Design my_chip, start of the top module:
module my_chip (
    input logic [11:0] io_in,  
    output logic [11:0] io_out,  
    input logic clock,
    input logic reset  
);
==> flow/config.mk <==
export PLATFORM = sky130hd
export DESIGN_NAME = my_chip
export DESIGN_NICKNAME = my_chip
export VERILOG_FILES = /design/flow/design.v
export SDC_FILE = /design/flow/constraint.sdc
export NUM_CORES = 4
export LEC_CHECK = 0
export ABC_AREA = 1
export CAP_MARGIN = 20
export CORE_ASPECT_RATIO = 1.39
export CORE_MARGIN = 2
export CORE_UTILIZATION = 72
export CTS_CLUSTER_DIAMETER = 346
export CTS_CLUSTER_SIZE = 96
export SLEW_MARGIN = 20
==> flow/constraint.sdc <==
create_clock -name core_clock -period 6.91 [get_ports {clock}]
set_input_delay 1.3820 -clock core_clock [delete_from_list [all_inputs] [get_ports {clock}]]
set_output_delay 1.3820 -clock core_clock [all_outputs]
set_load 0.01 [all_outputs]
run.sh (not shown) runs the stock make flow with config.mk's settings and CLKGATE_MAP_FILE=.
The first run passed the timing, DRC and antenna checks.
==> next run, changes <==
- CORE_ASPECT_RATIO: 1.39 -> unset
- CTS_CLUSTER_DIAMETER: 346 -> 399
- CTS_CLUSTER_SIZE: 96 -> unset
- clock period: 6.91 -> 2.45 ns (I/O delays scaled with it)
Now the flow produced a layout that fails on setup timing.
Synthesized area stays the same.
Global-route usage is higher by 5.4 points.
Clock power came out higher to 2.9 times its value.
Total power grows to 2.9 times its value.
Via count climbs by 11%.
Core utilization increases by 6.3 points.
Wire length goes up by 18%.
==> next run, changes <==
- ABC_AREA: 1 -> unset
- CORE_UTILIZATION: 72 -> 40
- CTS_CLUSTER_DIAMETER: 399 -> unset
- clock period: 2.45 -> 10.0 ns (I/O delays scaled with it)
After rerunning:
- The new run produced a clean layout
- register-to-register slack improves by 6.8 ns
- setup slack improves by 6.8 ns
- global-route usage drops by 24 points
- critical path depth drops by 5
- worst hold slack stays flat
- clock-buffer cell count climbs by 3
- power drops by 76%
- design area drops by 12%
- non-clock buffer count drops by 68
==> next run, changes <==
- CELL_PAD_IN_SITES_GLOBAL_PLACEMENT: unset -> 2
- MAX_ROUTING_LAYER: unset -> met4
- PLACE_DENSITY_LB_ADDON: unset -> 0.22
- SLEW_MARGIN: 20 -> 35
Maximum frequency shrinks by 1.1%.
Worst setup slack degrades by 0.049 ns.
Core utilization drops by 0.24 points.
Power goes down by 5.4%.
Flip-flop count is unchanged.
Hold slack gets worse by 0.0088 ns.
Synthesized area stays the same.
Clock skew hardly moves.
Register-to-register slack got worse by 0.05 ns.

---

Setup of run a:
Starting RTL as in the previous note.
## my_chip
module my_chip (
    input logic [11:0] io_in,  
    output logic [11:0] io_out,  
    input logic clock,
    input logic reset  
);
    ChipInterface #(.FRE(25000)) chipInterface_inst(
        .clock(clock),
        .confirm(io_in[0]),
        .clear(io_in[1]),
        .algorithm_select_mode(io_in[2]),
        .reset(reset),
        .enter0(io_in[3]), 
        .enter1(io_in[4]),
        .led(io_out[5:0])
    );
    assign io_out[11:6] = 6'b0;
endmodule
clock: 4.73 ns
lec_check: 0
abc_area: 0
cap_margin: 20
cell_pad_in_sites_detail_placement: 0
core_margin: 2
core_utilization: 53
max_routing_layer: met4
place_density_lb_addon: 0.03
setup_slack_margin: -0.13
slew_margin: 20
tns_end_percent: 45
Run a | stages: all done | timing, DRC, antenna: all pass
Changes in run b relative to run a:
==> flow/config.mk <==
export PLATFORM = sky130hd
export DESIGN_NAME = my_chip
export DESIGN_NICKNAME = my_chip
export VERILOG_FILES = /design/flow/design.v
export SDC_FILE = /design/flow/constraint.sdc
export NUM_CORES = 4
export LEC_CHECK = 0
export CAP_MARGIN = 20
export CORE_MARGIN = 2
export CORE_UTILIZATION = 40
export CTS_CLUSTER_SIZE = 13
export MAX_ROUTING_LAYER = met4
export SLEW_MARGIN = 20
==> flow/constraint.sdc <==
create_clock -name core_clock -period 10.0 [get_ports {clock}]
set_input_delay 2.0000 -clock core_clock [delete_from_list [all_inputs] [get_ports {clock}]]
set_output_delay 2.0000 -clock core_clock [all_outputs]
set_load 0.01 [all_outputs]
Findings:
- Run b against run a: number of cells on the worst reg-to-reg path +1, post-synthesis chip area from yosys ~0 delta, non-clock buffer count -7.
- [compare] base=run a new=run b: layout overhead on the synthesized area went up, final instance area +0.45%.
- On cell count: between run a and run b, it ends up higher for run b.
- Critical path depth | run b above run a

---

before:
my_chip again, from the RTL that the note above started with.
## my_chip
module my_chip (
    input logic [11:0] io_in,  
    output logic [11:0] io_out,  
    input logic clock,
    input logic reset  
);
==> flow/config.mk <==
export PLATFORM = sky130hd
export DESIGN_NAME = my_chip
export DESIGN_NICKNAME = my_chip
export VERILOG_FILES = /design/flow/design.v
export SDC_FILE = /design/flow/constraint.sdc
export NUM_CORES = 4
export LEC_CHECK = 0
export CAP_MARGIN = 20
export CORE_ASPECT_RATIO = 1.45
export CORE_MARGIN = 2
export CORE_UTILIZATION = 31
export PLACE_DENSITY = 0.79
export SETUP_SLACK_MARGIN = 0.83
export SLEW_MARGIN = 20
export TNS_END_PERCENT = 5
==> flow/constraint.sdc <==
create_clock -name core_clock -period 3.25 [get_ports {clock}]
set_input_delay 0.6500 -clock core_clock [delete_from_list [all_inputs] [get_ports {clock}]]
set_output_delay 0.6500 -clock core_clock [all_outputs]
set_load 0.01 [all_outputs]
Complete run, failing final checks: before, reason setup timing.
## Diff of input files: after against before
Settings: CTS_CLUSTER_SIZE newly set to 40; CORE_ASPECT_RATIO removed (was 1.45); PLACE_DENSITY removed (was 0.79); ABC_AREA newly set to 1; TNS_END_PERCENT removed (was 5); SETUP_SLACK_MARGIN removed (was 0.83); CORE_UTILIZATION changed from 31 to 70; the clock period (ns, I/O delays scaled along) changed from 3.25 to 3.21.
[summary]
Finished, but not clean: after, with setup timing.
Number of cell rows ended up 43% lower on after than on before.
Compared with before, in after instance count after placement with tap cells included grew by about 8%; slew at the pin closest to its max-slew limit shrank by 0.16 ns; global-route usage grew by 19 points; final cell utilization of the core grew by 43 points; routed wire length grew by about 14%.
Routability congestion estimate from global placement was higher in the run labelled after.

---

my_chip again, from the RTL that the note above started with.
make LEC_CHECK=0 CAP_MARGIN=30 CORE_ASPECT_RATIO=0.94 CORE_MARGIN=2 CORE_UTILIZATION=72 CTS_CLUSTER_DIAMETER=64 CTS_CLUSTER_SIZE=81 HOLD_SLACK_MARGIN=0.05 PLACE_DENSITY=0.36 SETUP_SLACK_MARGIN=1.65 SLEW_MARGIN=20 TNS_END_PERCENT=35 finish   # period 6.51 ns
Then changed:
Settings changed: CAP_MARGIN 30 to 20, CORE_ASPECT_RATIO 0.94 to not set, CORE_UTILIZATION 72 to 40, CTS_CLUSTER_DIAMETER 64 to not set, CTS_CLUSTER_SIZE 81 to not set, HOLD_SLACK_MARGIN 0.05 to not set, PLACE_DENSITY 0.36 to not set, SETUP_SLACK_MARGIN 1.65 to not set, TNS_END_PERCENT 35 to not set.
Clock period 6.51 ns to 4.42 ns, I/O delays scaled along.
Result:
- The changed run finished clean
- cell count came out higher by roughly a tenth
- routed wire length fell by a few percent
- synthesized cell count does not change
- sequential cell count stays the same
- cell area rises by a few percent
- clock skew rises by 0.0043 ns
- via count fell by a few percent
- non-clock buffer count rose by 8
Then changed:
Settings changed: CELL_PAD_IN_SITES_DETAIL_PLACEMENT set to 1, CELL_PAD_IN_SITES_GLOBAL_PLACEMENT set to 3, CORE_MARGIN 2 to 9, CORE_UTILIZATION 40 to 21, CTS_CLUSTER_DIAMETER set to 50, CTS_CLUSTER_SIZE set to 49, GPL_ROUTABILITY_DRIVEN set to 0, MAX_ROUTING_LAYER set to met4, MIN_ROUTING_LAYER set to met2, PLACE_DENSITY_LB_ADDON set to 0.02.
Effect: The new run completed without violations; routed wire length rose by 50%; setup slack is worse by 0.13 ns; flip-flop count stays the same; combinational power rose by 12%.
Then changed:
Settings changed: CELL_PAD_IN_SITES_DETAIL_PLACEMENT 1 to not set, CELL_PAD_IN_SITES_GLOBAL_PLACEMENT 3 to not set, CORE_MARGIN 9 to 2, CORE_UTILIZATION 21 to 72, CTS_CLUSTER_DIAMETER 50 to not set, CTS_CLUSTER_SIZE 49 to not set, GPL_ROUTABILITY_DRIVEN 0 to not set, MAX_ROUTING_LAYER met4 to not set, MIN_ROUTING_LAYER met2 to not set, PLACE_DENSITY_LB_ADDON 0.02 to not set.
Clock period 4.42 ns to 2.59 ns, I/O delays scaled along.
Outcome: The new run produced a layout that fails on setup timing; non-clock buffer count increases by 71; cell count decreases by 21%; design area increases by about 1.7%; via count decreases by 21%; count of clock-buffer cells in the layout stays the same; combinational power increases by 60%; power increases by about 60%; wire length decreases by 25%; sequential share of layout area decreases by 0.52 points; die size decreases by about 70%.

---

Setup of run A:
my_chip again, from the RTL that the note above started with.
clock: 7.43 ns
lec_check: 0
abc_area: 1
cap_margin: 20
core_margin: 2
core_utilization: 67
cts_cluster_diameter: 355
cts_cluster_size: 96
place_density: 0.42
slew_margin: 20
Run A went all the way through synthesis, placement and routing and the layout is clean on timing, DRC and antenna.
#### Input delta (run B over run A)
- a deleted CTS_CLUSTER_DIAMETER that had been 355
- a change of PLACE_DENSITY from 0.42 to 0.37
- a change of CORE_UTILIZATION from 67 to 72
- a deleted CTS_CLUSTER_SIZE that had been 96
- a change of the clock period (ns, I/O delays scaled along) from 7.43 to 2.59
--- outcome ---
Run B — tap cell instance count 8 lower, run A as reference. Re inverter count: no difference whatsoever between run B and run A. Although it ran to completion, run B produced a layout that fails the final checks because of negative setup slack. Changes observed in run B relative to run A: routed wire length climbed 24%; post-route standard cell area excluding fillers climbed about 5.4%; non-clock buffer count climbed 57. Placement-stage worst setup slack deteriorates in run B relative to run A. Share of the final layout cell area in multi-input gates sits lower in run B than in run A. Area of the synthesized netlist per yosys stat essentially unchanged between run A and run B.

---

Starting RTL as in the previous note.
make LEC_CHECK=0 ABC_AREA=0 CAP_MARGIN=35 CELL_PAD_IN_SITES_DETAIL_PLACEMENT=2 CELL_PAD_IN_SITES_GLOBAL_PLACEMENT=2 CORE_ASPECT_RATIO=0.51 CORE_MARGIN=4 CORE_UTILIZATION=17 GPL_TIMING_DRIVEN=0 HOLD_SLACK_MARGIN=0.02 MAX_ROUTING_LAYER=met4 MIN_ROUTING_LAYER=met2 PLACE_DENSITY_LB_ADDON=0.22 SETUP_SLACK_MARGIN=-0.58 SLEW_MARGIN=5 TNS_END_PERCENT=45 finish   # period 10.0 ns
Change:
==> flow/config.mk (replaced) <==
export PLATFORM = sky130hd
export DESIGN_NAME = my_chip
export DESIGN_NICKNAME = my_chip
export VERILOG_FILES = /design/flow/design.v
export SDC_FILE = /design/flow/constraint.sdc
export NUM_CORES = 4
export LEC_CHECK = 0
export CAP_MARGIN = 20
export CELL_PAD_IN_SITES_GLOBAL_PLACEMENT = 2
export CORE_MARGIN = 4
export CORE_UTILIZATION = 40
export GPL_TIMING_DRIVEN = 0
export MAX_ROUTING_LAYER = met5
export PLACE_DENSITY_LB_ADDON = 0.22
export SLEW_MARGIN = 35
Outcome: The new run finished with timing, DRC and antenna clean; clock-buffer cell count goes down by 2; first-iteration DRC count decreases by 55%; final area falls by 4.7%; core utilization increases by 25 points; global-route usage is lower by 2.0 points; worst setup slack gets better by 0.17 ns; via count fell by about 32%; sequential power is about the same.
Change:
==> flow/config.mk (replaced) <==
export PLATFORM = sky130hd
export DESIGN_NAME = my_chip
export DESIGN_NICKNAME = my_chip
export VERILOG_FILES = /design/flow/design.v
export SDC_FILE = /design/flow/constraint.sdc
export NUM_CORES = 4
export LEC_CHECK = 0
export CAP_MARGIN = 20
export CELL_PAD_IN_SITES_GLOBAL_PLACEMENT = 1
export CORE_MARGIN = 2
export CORE_UTILIZATION = 27
export CTS_CLUSTER_DIAMETER = 354
export CTS_CLUSTER_SIZE = 99
export SLEW_MARGIN = 35
export TNS_END_PERCENT = 35
Power grows by 0.74%.
Area after synthesis is unchanged.
Core utilization shrinks by 15 points.
Via count shrinks by about 3.4%.
Die area grows by about 40%.
Count of clock-buffer cells in the layout does not change.
Global-route usage shrinks by 5.4 points.
Sequential cell count does not change.
Register-to-register slack gains 0.37 ns.
Setup slack gains 0.37 ns.
Change:
==> flow/config.mk (replaced) <==
export PLATFORM = sky130hd
export DESIGN_NAME = my_chip
export DESIGN_NICKNAME = my_chip
export VERILOG_FILES = /design/flow/design.v
export SDC_FILE = /design/flow/constraint.sdc
export NUM_CORES = 4
export LEC_CHECK = 0
export CAP_MARGIN = 20
export CELL_PAD_IN_SITES_GLOBAL_PLACEMENT = 2
export CORE_ASPECT_RATIO = 0.51
export CORE_MARGIN = 4
export CORE_UTILIZATION = 40
export GPL_TIMING_DRIVEN = 0
export MAX_ROUTING_LAYER = met4
export PLACE_DENSITY_LB_ADDON = 0.22
export SETUP_SLACK_MARGIN = -0.58
export SLEW_MARGIN = 35
Effect:
- worst hold slack stays flat
- setup slack degrades by 0.32 ns
- routed wire length went up by 3.6%
- combinational power increases by 13%
- non-clock buffer count goes up by 41
Change:
==> flow/config.mk (replaced) <==
export PLATFORM = sky130hd
export DESIGN_NAME = my_chip
export DESIGN_NICKNAME = my_chip
export VERILOG_FILES = /design/flow/design.v
export SDC_FILE = /design/flow/constraint.sdc
export NUM_CORES = 4
export LEC_CHECK = 0
export ABC_AREA = 1
export CAP_MARGIN = 35
export CELL_PAD_IN_SITES_DETAIL_PLACEMENT = 2
export CELL_PAD_IN_SITES_GLOBAL_PLACEMENT = 2
export CORE_ASPECT_RATIO = 0.51
export CORE_MARGIN = 4
export CORE_UTILIZATION = 17
export CTS_CLUSTER_SIZE = 36
export GPL_TIMING_DRIVEN = 0
export HOLD_SLACK_MARGIN = 0.02
export MAX_ROUTING_LAYER = met5
export MIN_ROUTING_LAYER = met2
export PLACE_DENSITY_LB_ADDON = 0.22
export SETUP_SLACK_MARGIN = -0.58
export SLEW_MARGIN = 5
export TNS_END_PERCENT = 45
=>
- The changed run passed the timing, DRC and antenna checks
- sequential share of layout area is lower by 3.9 points
- synthesized cell count went up by 31%
- combinational power falls by about 4%
- utilization went down by 26 points
- wire length went up by 60%
- worst hold slack gets better by 0.0049 ns
- area after synthesis rose by 7.4%
- final cell count came out higher by 57%
- count of clock-buffer cells in the layout falls by 4
Power and IR drop assume default switching activity.
